## comm_top
module comm_top(
  input wire sys_clk,
  input wire sys_clk_rst,
  input wire rst,
  input wire bit_in, 
  output wire bit_out, 
  output wire [7:0] data_trans, 
  output wire [7:0] data_recev 
);
  wire [15:0] en_hamming_code; 
  wire [13:0] de_hamming_code; 
Tx_top my_Tx_top(
  .sys_clk(sys_clk),
  .sys_clk_rst(sys_clk_rst),
  .rst(rst),
  .data_out(data_trans), 
  .hammingcode(en_hamming_code),
  .fsk_out(bit_out) 
);
Rx_top my_Rx_top(
  .sys_clk(sys_clk),
  .sys_clk_rst(sys_clk_rst),
  .rst(rst),
  .bit_in(bit_in), 
  .hammingcode(de_hamming_code),
  .sig_out(data_recev) 
);
endmodule
For scale: about 810 cells after synthesis, ~150 flip-flops, roughly 8000 sq um of cells after synthesis.
export LEC_CHECK = 0
export ABC_AREA = 0
export CAP_MARGIN = 40
export CELL_PAD_IN_SITES_DETAIL_PLACEMENT = 1
export CELL_PAD_IN_SITES_GLOBAL_PLACEMENT = 3
export CORE_ASPECT_RATIO = 1.23
export CORE_MARGIN = 2
export CORE_UTILIZATION = 67
export CTS_CLUSTER_DIAMETER = 75
export GPL_ROUTABILITY_DRIVEN = 1
export GPL_TIMING_DRIVEN = 1
export MAX_ROUTING_LAYER = met4
export MIN_ROUTING_LAYER = met2
export PLACE_DENSITY_LB_ADDON = 0.12
export SETUP_SLACK_MARGIN = -0.01
export SLEW_MARGIN = 40
export TNS_END_PERCENT = 85
create_clock -name core_clock -period 6.48 [get_ports {sys_clk}]
run.sh (not shown) runs the stock make flow with config.mk's settings and CLKGATE_MAP_FILE=.
The baseline never finished: it broke off in 3_1_place_gp_skip_io (FLW-0024).
Rerun with:
ABC_AREA = not set   (was 0)
CAP_MARGIN = 20   (was 40)
CELL_PAD_IN_SITES_DETAIL_PLACEMENT = not set   (was 1)
CELL_PAD_IN_SITES_GLOBAL_PLACEMENT = not set   (was 3)
CORE_ASPECT_RATIO = not set   (was 1.23)
CORE_UTILIZATION = 70   (was 67)
CTS_CLUSTER_DIAMETER = not set   (was 75)
CTS_CLUSTER_SIZE = 36   (was not set)
GPL_ROUTABILITY_DRIVEN = not set   (was 1)
GPL_TIMING_DRIVEN = not set   (was 1)
MAX_ROUTING_LAYER = not set   (was met4)
MIN_ROUTING_LAYER = not set   (was met2)
PLACE_DENSITY_LB_ADDON = not set   (was 0.12)
SETUP_SLACK_MARGIN = not set   (was -0.01)
SLEW_MARGIN = 20   (was 40)
TNS_END_PERCENT = not set   (was 85)
clock period = 3.7 ns   (was 6.48 ns; I/O delays follow)
Result: With this change the flow produced a clean layout. Synthesized area does not change. Die area came out lower by 4.2%. Synthesized cell count does not change.
Rerun with:
CORE_UTILIZATION = 66   (was 70)
CTS_CLUSTER_SIZE = not set   (was 36)
SETUP_SLACK_MARGIN = 1.67   (was not set)
clock period = 5.92 ns   (was 3.7 ns; I/O delays follow)
Effect: Setup slack gains 1.9 ns. Global-route usage goes down by 1.4 points. Utilization goes down by 4.1 points. Total power goes down by 29%. Synthesized area stays the same.


== raven ==
comm_top again, from the RTL that the note above started with.
clock: 6.64 ns
lec_check: 0
abc_area: 1
cap_margin: 20
core_margin: 2
core_utilization: 70
cts_cluster_diameter: 37
cts_cluster_size: 15
max_routing_layer: met4
place_density_lb_addon: 0.2
setup_slack_margin: 1.96
slew_margin: 20
--- input diff raven..yarrow ---
Settings: clearing MAX_ROUTING_LAYER, which used to be met4; clearing CTS_CLUSTER_DIAMETER, which used to be 37; clearing CTS_CLUSTER_SIZE, which used to be 15; clearing ABC_AREA, which used to be 1; clearing SETUP_SLACK_MARGIN, which used to be 1.96; swapping 70 for 40 in CORE_UTILIZATION; clearing PLACE_DENSITY_LB_ADDON, which used to be 0.2; swapping 6.64 for 10.0 in the clock period (ns, I/O delays scaled along).
## What came out
Of yarrow and raven, the run reporting the higher number of well taps was yarrow.
Looking only at final estimated routing congestion in global placement, and setting everything else aside, the lower value of yarrow and raven goes to yarrow.
yarrow against raven: chip area line of the yosys report lost about 3.7%; layout overhead on the synthesized area picked up an extra 0.75 points; post-placement worst setup slack increased by 2.66 ns relative to the old numbers; number of standard cells after synthesis shrank by 21%.
Compare yarrow and raven | detailed router's first-iteration violation count lower: yarrow
The run with more setup slack is yarrow; raven has less.
Fraction of area in clock buffers and inverters, yarrow and raven, higher one = raven.
Met3 wire length: yarrow lower than raven
[inputs] nickel vs yarrow
Settings: putting CTS_CLUSTER_SIZE at 98 where nothing was set; putting CTS_CLUSTER_DIAMETER at 388 where nothing was set; putting SETUP_SLACK_MARGIN at 3.0 where nothing was set.
Findings:
Diff yarrow -> nickel: critical path data required time shows no meaningful change, post-route clock period utilization flat, die area essentially unchanged. Post-layout total power: yarrow vs nickel identical. Cell count: yarrow vs nickel identical. On count of non-CTS buffers in the layout, yarrow and nickel are basically level. From yarrow to nickel, chip area estimate from yosys synthesis did not move at all. Setup slack: yarrow vs nickel identical. Per the comparison of nickel with yarrow, detailed-routing wirelength on met1 ~0 delta, count of pins over their slew limit ~0 delta.
Setup changes, nickel to zinc
Settings: a deleted SETUP_SLACK_MARGIN that had been 3.0; an added PLACE_DENSITY of 0.35; a change of CAP_MARGIN from 20 to 5; an added CORE_ASPECT_RATIO of 0.5; a change of SLEW_MARGIN from 20 to 0; an added TNS_END_PERCENT of 30; a change of CORE_MARGIN from 2 to 5; a change of CTS_CLUSTER_DIAMETER from 388 to 324; a change of CORE_UTILIZATION from 40 to 59.
--- outcome ---
zinc: PASS, flow complete, no timing, DRC or antenna violations
Compared zinc against nickel; area share of buffers outside the clock network within noise.
The run showing the smaller design area is zinc.
Sequential cell area share for zinc is higher than for nickel.
Between nickel and zinc, clock share of power increased.
When zinc is set beside nickel, its count of clock-net buffers in the final layout turns out to be 2 smaller.
Compared to nickel, zinc leaves less free space in the core.


comm_top again, from the RTL that the note above started with.
## comm_top
module comm_top(
  input wire sys_clk,
  input wire sys_clk_rst,
  input wire rst,
  input wire bit_in, 
  output wire bit_out, 
  output wire [7:0] data_trans, 
  output wire [7:0] data_recev 
);
export LEC_CHECK = 0
export CAP_MARGIN = 5
export CELL_PAD_IN_SITES_DETAIL_PLACEMENT = 1
export CORE_MARGIN = 2
export CORE_UTILIZATION = 26
export CTS_CLUSTER_DIAMETER = 65
export GPL_ROUTABILITY_DRIVEN = 0
export GPL_TIMING_DRIVEN = 1
export MAX_ROUTING_LAYER = met5
export MIN_ROUTING_LAYER = met1
export SETUP_SLACK_MARGIN = 0.42
export SLEW_MARGIN = 35
export TNS_END_PERCENT = 65
create_clock -name core_clock -period 5.81 [get_ports {sys_clk}]
Next try:
CAP_MARGIN = 20   (was 5)
CELL_PAD_IN_SITES_DETAIL_PLACEMENT = default   (was 1)
CORE_UTILIZATION = 40   (was 26)
CTS_CLUSTER_DIAMETER = default   (was 65)
GPL_ROUTABILITY_DRIVEN = default   (was 0)
GPL_TIMING_DRIVEN = default   (was 1)
MAX_ROUTING_LAYER = default   (was met5)
MIN_ROUTING_LAYER = default   (was met1)
SETUP_SLACK_MARGIN = default   (was 0.42)
SLEW_MARGIN = 20   (was 35)
TNS_END_PERCENT = default   (was 65)
clock period = 4.2 ns   (was 5.81 ns; I/O delays follow)
Effect: Wire length is lower by 14%; non-clock buffer count is higher by 9; count of clock-buffer cells in the layout is lower by 1; power is higher by about 30%; synthesized area stays the same; setup slack got worse by 1.4 ns; sequential share of layout area is higher by 0.75 points; sequential power is higher by 39%; critical path depth is higher by 1; via count is lower by 3.7%.
Next try:
CORE_UTILIZATION = 68   (was 40)
CTS_CLUSTER_SIZE = 37   (was default)
clock period = 4.0 ns   (was 4.2 ns; I/O delays follow)
Worst hold slack barely changes.
Sequential cell count does not change.
Synthesized cell count stays the same.
Global-route usage goes up by 12 points.
Final area decreases slightly.
Routed wire length climbs by a few percent.
Clock-buffer cell count went up by 4.
Area after synthesis does not change.
First-iteration DRC count is higher by a quarter to a third.
Total power increases by a few percent.
Next try:
CORE_UTILIZATION = 69   (was 68)
CTS_CLUSTER_DIAMETER = 78   (was default)
PLACE_DENSITY_LB_ADDON = 0.28   (was default)
After rerunning:
- power goes up by 0.62%
- global-route usage came out higher by 0.27 points
- worst setup slack is better by 0.023 ns
- clock-buffer cell count fell by 1
- hold slack gets worse by 0.0031 ns
- final area is about the same
- register-to-register slack improves by 0.02 ns
- final cell count is about the same
- die area came out lower by 1.4%
- non-clock buffer count grows by 1
Next try:
CORE_UTILIZATION = 40   (was 69)
CTS_CLUSTER_DIAMETER = default   (was 78)
CTS_CLUSTER_SIZE = default   (was 37)
PLACE_DENSITY_LB_ADDON = default   (was 0.28)
clock period = 2.51 ns   (was 4.0 ns; I/O delays follow)
Now the flow reached the layout checks and failed them: negative setup slack; hold slack improved by 0.0036 ns; first-iteration DRC count goes down by about 50%; power goes up by about 60%; clock skew stays flat.


lagoon:
comm_top again, from the RTL that the note above started with.
make LEC_CHECK=0 ABC_AREA=1 CAP_MARGIN=20 CORE_MARGIN=2 CORE_UTILIZATION=72 CTS_CLUSTER_DIAMETER=386 CTS_CLUSTER_SIZE=18 PLACE_DENSITY_LB_ADDON=0.08 SETUP_SLACK_MARGIN=0.81 SLEW_MARGIN=20 finish   # period 2.84 ns
No crash in lagoon: every stage finished, but the layout fails its final checks due to setup timing.
Changes in tundra relative to lagoon:
Settings: removing ABC_AREA (formerly 1); removing SETUP_SLACK_MARGIN (formerly 0.81); removing PLACE_DENSITY_LB_ADDON (formerly 0.08); removing CTS_CLUSTER_DIAMETER (formerly 386); changing CORE_UTILIZATION from 72 to 32; removing CTS_CLUSTER_SIZE (formerly 18); changing the clock period (ns, I/O delays scaled along) from 2.84 to 4.2.
### Flow results
- Status | lagoon and tundra | clean except lagoon
- Against lagoon, tundra comes in 0.7 points lower on power share of the combinational group.
- Going from lagoon to tundra, setup TNS after final layout climbed 7.36 ns; fraction of area in registers climbed 6.3 points; fmax dropped about 9%; aggregate routed wire length dropped 55%.
- The first-iteration DRC count of tundra falls short of that of lagoon by 1317.
- The higher met1 global-route usage came out of lagoon.
- Compared to lagoon, tundra was floorplanned on a bigger die.
- Re initial core utilization: lagoon was higher than tundra.
- tundra gives less number of failing setup endpoints in the final timing report than lagoon did.
- The critical path depth reported for tundra is smaller than that of lagoon by 10.
Input changes introduced in xenon (baseline for comparison: tundra):
Settings: CORE_UTILIZATION now 40, was 32; SETUP_SLACK_MARGIN now -0.38, previously not set.
==> results <==
There was hardly any difference in detailed-route wire length between xenon and tundra. Summary of xenon over tundra: overall chip area lost 5100 um^2, source-to-sink clock delay at the later pin of the worst-skew pair neither gained nor lost much, area of all placed cells without fillers lost about 1.3%, tightest slew margin relative to the limit lost 0.18 points, setup slack lost 0.0045 ns.
#### Input delta (onyx over xenon)
Settings: setting ABC_AREA to 1 for the first time; removing SETUP_SLACK_MARGIN (formerly -0.38); changing CORE_UTILIZATION from 40 to 72; changing the clock period (ns, I/O delays scaled along) from 4.2 to 2.33.
Results
Status | onyx and xenon | clean except onyx. Summary of onyx over xenon: utilization has increased; total power has increased; total instance count after detailed placement has increased; worst path arrival time has decreased. Critical path capture point = my_Rx_top.my_S2P.temp_reg[12]: onyx; critical path capture point = my_Rx_top.my_S2P.temp_reg[3]: xenon. Comparing sequential cell area share for onyx and xenon, the smaller number came from onyx. Placeable core region improves in onyx relative to xenon. sky130_fd_sc_hd__a32o_1 as the highest-delay cell along the critical path was reported by xenon, and sky130_fd_sc_hd__dfrtp_2 by onyx.
Power is estimated from default activity; no workload was simulated.
